Design money_clicker, start of the top module:
module money_clicker(clk, rst, key_data, key_valid, tick, money, asset, HEX0, HEX1, HEX2, HEX3, HEX4, HEX5);
	input clk;
	input rst;
	input [7:0] key_data;
	input key_valid;
	input tick;
	output [39:0] money;
	output [7:0] asset;
	output [6:0] HEX0, HEX1, HEX2, HEX3, HEX4, HEX5;
	wire [3:0] Millions;
	wire [3:0] HundredThousands;
	wire [3:0] TenThousands;
	wire [3:0] Thousands;
	wire [3:0] Hundreds;
	wire [3:0] Tens;
	wire [3:0] Ones;
	wire click, buy, upgradeClick, one, two, three, four, five, six, seven, eight;
	wire [7:0] prev_data;
	wire selection;
	binaryToBCD convert (money[39:0], Millions[3:0], HundredThousands[3:0], TenThousands[3:0], Thousands[3:0], Hundreds[3:0], Tens[3:0], Ones[3:0]);
	hexDecoder H0(Ones[3:0], HEX0);
	hexDecoder H1(Tens[3:0], HEX1);
	hexDecoder H2(Hundreds[3:0], HEX2);
	hexDecoder H3(Thousands[3:0], HEX3);
	hexDecoder H4(TenThousands[3:0], HEX4);
	hexDecoder H5(HundredThousands[3:0], HEX5);
	prevData prev(clk, rst, key_valid, key_data, prev_data);
	logicController control(clk, rst, key_data, key_valid, click, buy, one, two, three, four, five, six, seven, eight, selection, upgradeClick);
	logicDatapath datapath(clk, rst, tick, money, prev_data, asset, click, buy, upgradeClick, one, two, three, four, five, six, seven, eight);
endmodule
For scale: roughly 3400 cells after synthesis, ~150 flip-flops, roughly 100 I/O pins, roughly 21000 um2 of cells after synthesis.
make LEC_CHECK=0 ABC_AREA=1 CAP_MARGIN=35 CELL_PAD_IN_SITES_DETAIL_PLACEMENT=0 CELL_PAD_IN_SITES_GLOBAL_PLACEMENT=1 CORE_MARGIN=5 CORE_UTILIZATION=40 CTS_CLUSTER_DIAMETER=86 CTS_CLUSTER_SIZE=82 GPL_ROUTABILITY_DRIVEN=0 HOLD_SLACK_MARGIN=0.1 PLACE_DENSITY_LB_ADDON=0.27 SLEW_MARGIN=0 TNS_END_PERCENT=15 finish   # period 40.5 ns
run.sh (not shown) runs the stock make flow with config.mk's settings and CLKGATE_MAP_FILE=.
==> next run, changes <==
- CAP_MARGIN: 35 -> 20
- CELL_PAD_IN_SITES_DETAIL_PLACEMENT: 0 -> not set
- CELL_PAD_IN_SITES_GLOBAL_PLACEMENT: 1 -> not set
- CORE_MARGIN: 5 -> 2
- CORE_UTILIZATION: 40 -> 67
- CTS_CLUSTER_DIAMETER: 86 -> not set
- CTS_CLUSTER_SIZE: 82 -> 96
- GPL_ROUTABILITY_DRIVEN: 0 -> not set
- HOLD_SLACK_MARGIN: 0.1 -> not set
- PLACE_DENSITY_LB_ADDON: 0.27 -> not set
- SLEW_MARGIN: 0 -> 20
- TNS_END_PERCENT: 15 -> not set
- clock period: 40.5 -> 31.3 ns (I/O delays scaled with it)
Outcome: The new run ran to the end with no violations; cell area shrinks by 1.5%; area after synthesis does not change; clock-buffer cell count climbs by 2; non-clock buffer count falls by 2; wire length stays flat; first-iteration DRC count increases by 52%.
==> next run, changes <==
- CORE_UTILIZATION: 67 -> 72
- CTS_CLUSTER_DIAMETER: not set -> 209
- CTS_CLUSTER_SIZE: 96 -> not set
- PLACE_DENSITY_LB_ADDON: not set -> 0.08
- SETUP_SLACK_MARGIN: not set -> 4.48
- clock period: 31.3 -> 15.1 ns (I/O delays scaled with it)
What happened: The changed run failed in global routing (5_1_grt) on GRT-0116; synthesized cell count is unchanged; die size decreases by a few percent; area after synthesis stays the same.
==> next run, changes <==
- ABC_AREA: 1 -> not set
- CORE_UTILIZATION: 72 -> 40
- CTS_CLUSTER_DIAMETER: 209 -> not set
- PLACE_DENSITY_LB_ADDON: 0.08 -> not set
- SETUP_SLACK_MARGIN: 4.48 -> not set
- clock period: 15.1 -> 25.0 ns (I/O delays scaled with it)
With this change the flow completed with no timing, DRC or antenna violations.
Die size rises by 110%.
Area after synthesis climbs by 18%.
Synthesized cell count rises by about 5%.
==> next run, changes <==
- ABC_AREA: not set -> 0
- CAP_MARGIN: 20 -> 0
- CELL_PAD_IN_SITES_GLOBAL_PLACEMENT: not set -> 1
- CORE_ASPECT_RATIO: not set -> 0.5
- CORE_UTILIZATION: 40 -> 33
- CTS_CLUSTER_DIAMETER: not set -> 77
- CTS_CLUSTER_SIZE: not set -> 100
- PLACE_DENSITY: not set -> 0.89
- SLEW_MARGIN: 20 -> 5
- TNS_END_PERCENT: not set -> 15
Outcome: Synthesized cell count does not change. Setup slack degrades by 0.14 ns. Synthesized area stays the same. Fmax falls by about 0.6%. First-iteration DRC count rises by about 1.5%. Die area rises by about 20%. Sequential share of layout area falls by 0.10 points.

* * *

Starting RTL as in the previous note.
Design money_clicker, start of the top module:
module money_clicker(clk, rst, key_data, key_valid, tick, money, asset, HEX0, HEX1, HEX2, HEX3, HEX4, HEX5);
	input clk;
	input rst;
	input [7:0] key_data;
	input key_valid;
	input tick;
	output [39:0] money;
	output [7:0] asset;
	output [6:0] HEX0, HEX1, HEX2, HEX3, HEX4, HEX5;
	wire [3:0] Millions;
	wire [3:0] HundredThousands;
	wire [3:0] TenThousands;
	wire [3:0] Thousands;
	wire [3:0] Hundreds;
	wire [3:0] Tens;
	wire [3:0] Ones;
	wire click, buy, upgradeClick, one, two, three, four, five, six, seven, eight;
	wire [7:0] prev_data;
	wire selection;
	binaryToBCD convert (money[39:0], Millions[3:0], HundredThousands[3:0], TenThousands[3:0], Thousands[3:0], Hundreds[3:0], Tens[3:0], Ones[3:0]);
	hexDecoder H0(Ones[3:0], HEX0);
	hexDecoder H1(Tens[3:0], HEX1);
	hexDecoder H2(Hundreds[3:0], HEX2);
	hexDecoder H3(Thousands[3:0], HEX3);
	hexDecoder H4(TenThousands[3:0], HEX4);
	hexDecoder H5(HundredThousands[3:0], HEX5);
	prevData prev(clk, rst, key_valid, key_data, prev_data);
	logicController control(clk, rst, key_data, key_valid, click, buy, one, two, three, four, five, six, seven, eight, selection, upgradeClick);
	logicDatapath datapath(clk, rst, tick, money, prev_data, asset, click, buy, upgradeClick, one, two, three, four, five, six, seven, eight);
endmodule
Settings: LEC_CHECK=0, ABC_AREA=1, CAP_MARGIN=30, CELL_PAD_IN_SITES_DETAIL_PLACEMENT=2, CORE_MARGIN=7, CORE_UTILIZATION=40, GPL_ROUTABILITY_DRIVEN=1, MIN_ROUTING_LAYER=met2, SETUP_SLACK_MARGIN=3.12, SLEW_MARGIN=40, TNS_END_PERCENT=55; clock period 25.0 ns.
The baseline died in global routing (5_1_grt) (GRT-0116).
==> next run, changes <==
- ABC_AREA: 1 -> unset
- CAP_MARGIN: 30 -> 20
- CELL_PAD_IN_SITES_DETAIL_PLACEMENT: 2 -> unset
- CORE_MARGIN: 7 -> 2
- GPL_ROUTABILITY_DRIVEN: 1 -> unset
- MIN_ROUTING_LAYER: met2 -> unset
- SETUP_SLACK_MARGIN: 3.12 -> unset
- SLEW_MARGIN: 40 -> 20
- TNS_END_PERCENT: 55 -> unset
- clock period: 25.0 -> 24.0 ns (I/O delays scaled with it)
What happened: The changed run finished clean. Die size climbs by a little under a tenth. Synthesized cell count climbs by a few percent. Area after synthesis rose by about a fifth.
==> next run, changes <==
- ABC_AREA: unset -> 1
- CORE_UTILIZATION: 40 -> 72
- CTS_CLUSTER_DIAMETER: unset -> 209
- PLACE_DENSITY: unset -> 0.37
- SETUP_SLACK_MARGIN: unset -> 4.01
- clock period: 24.0 -> 15.3 ns (I/O delays scaled with it)
Effect: The changed run stopped in global routing (5_1_grt) on GRT-0116. Area after synthesis fell by about a fifth. Die area fell by well over a third. Synthesized cell count fell by a few percent.
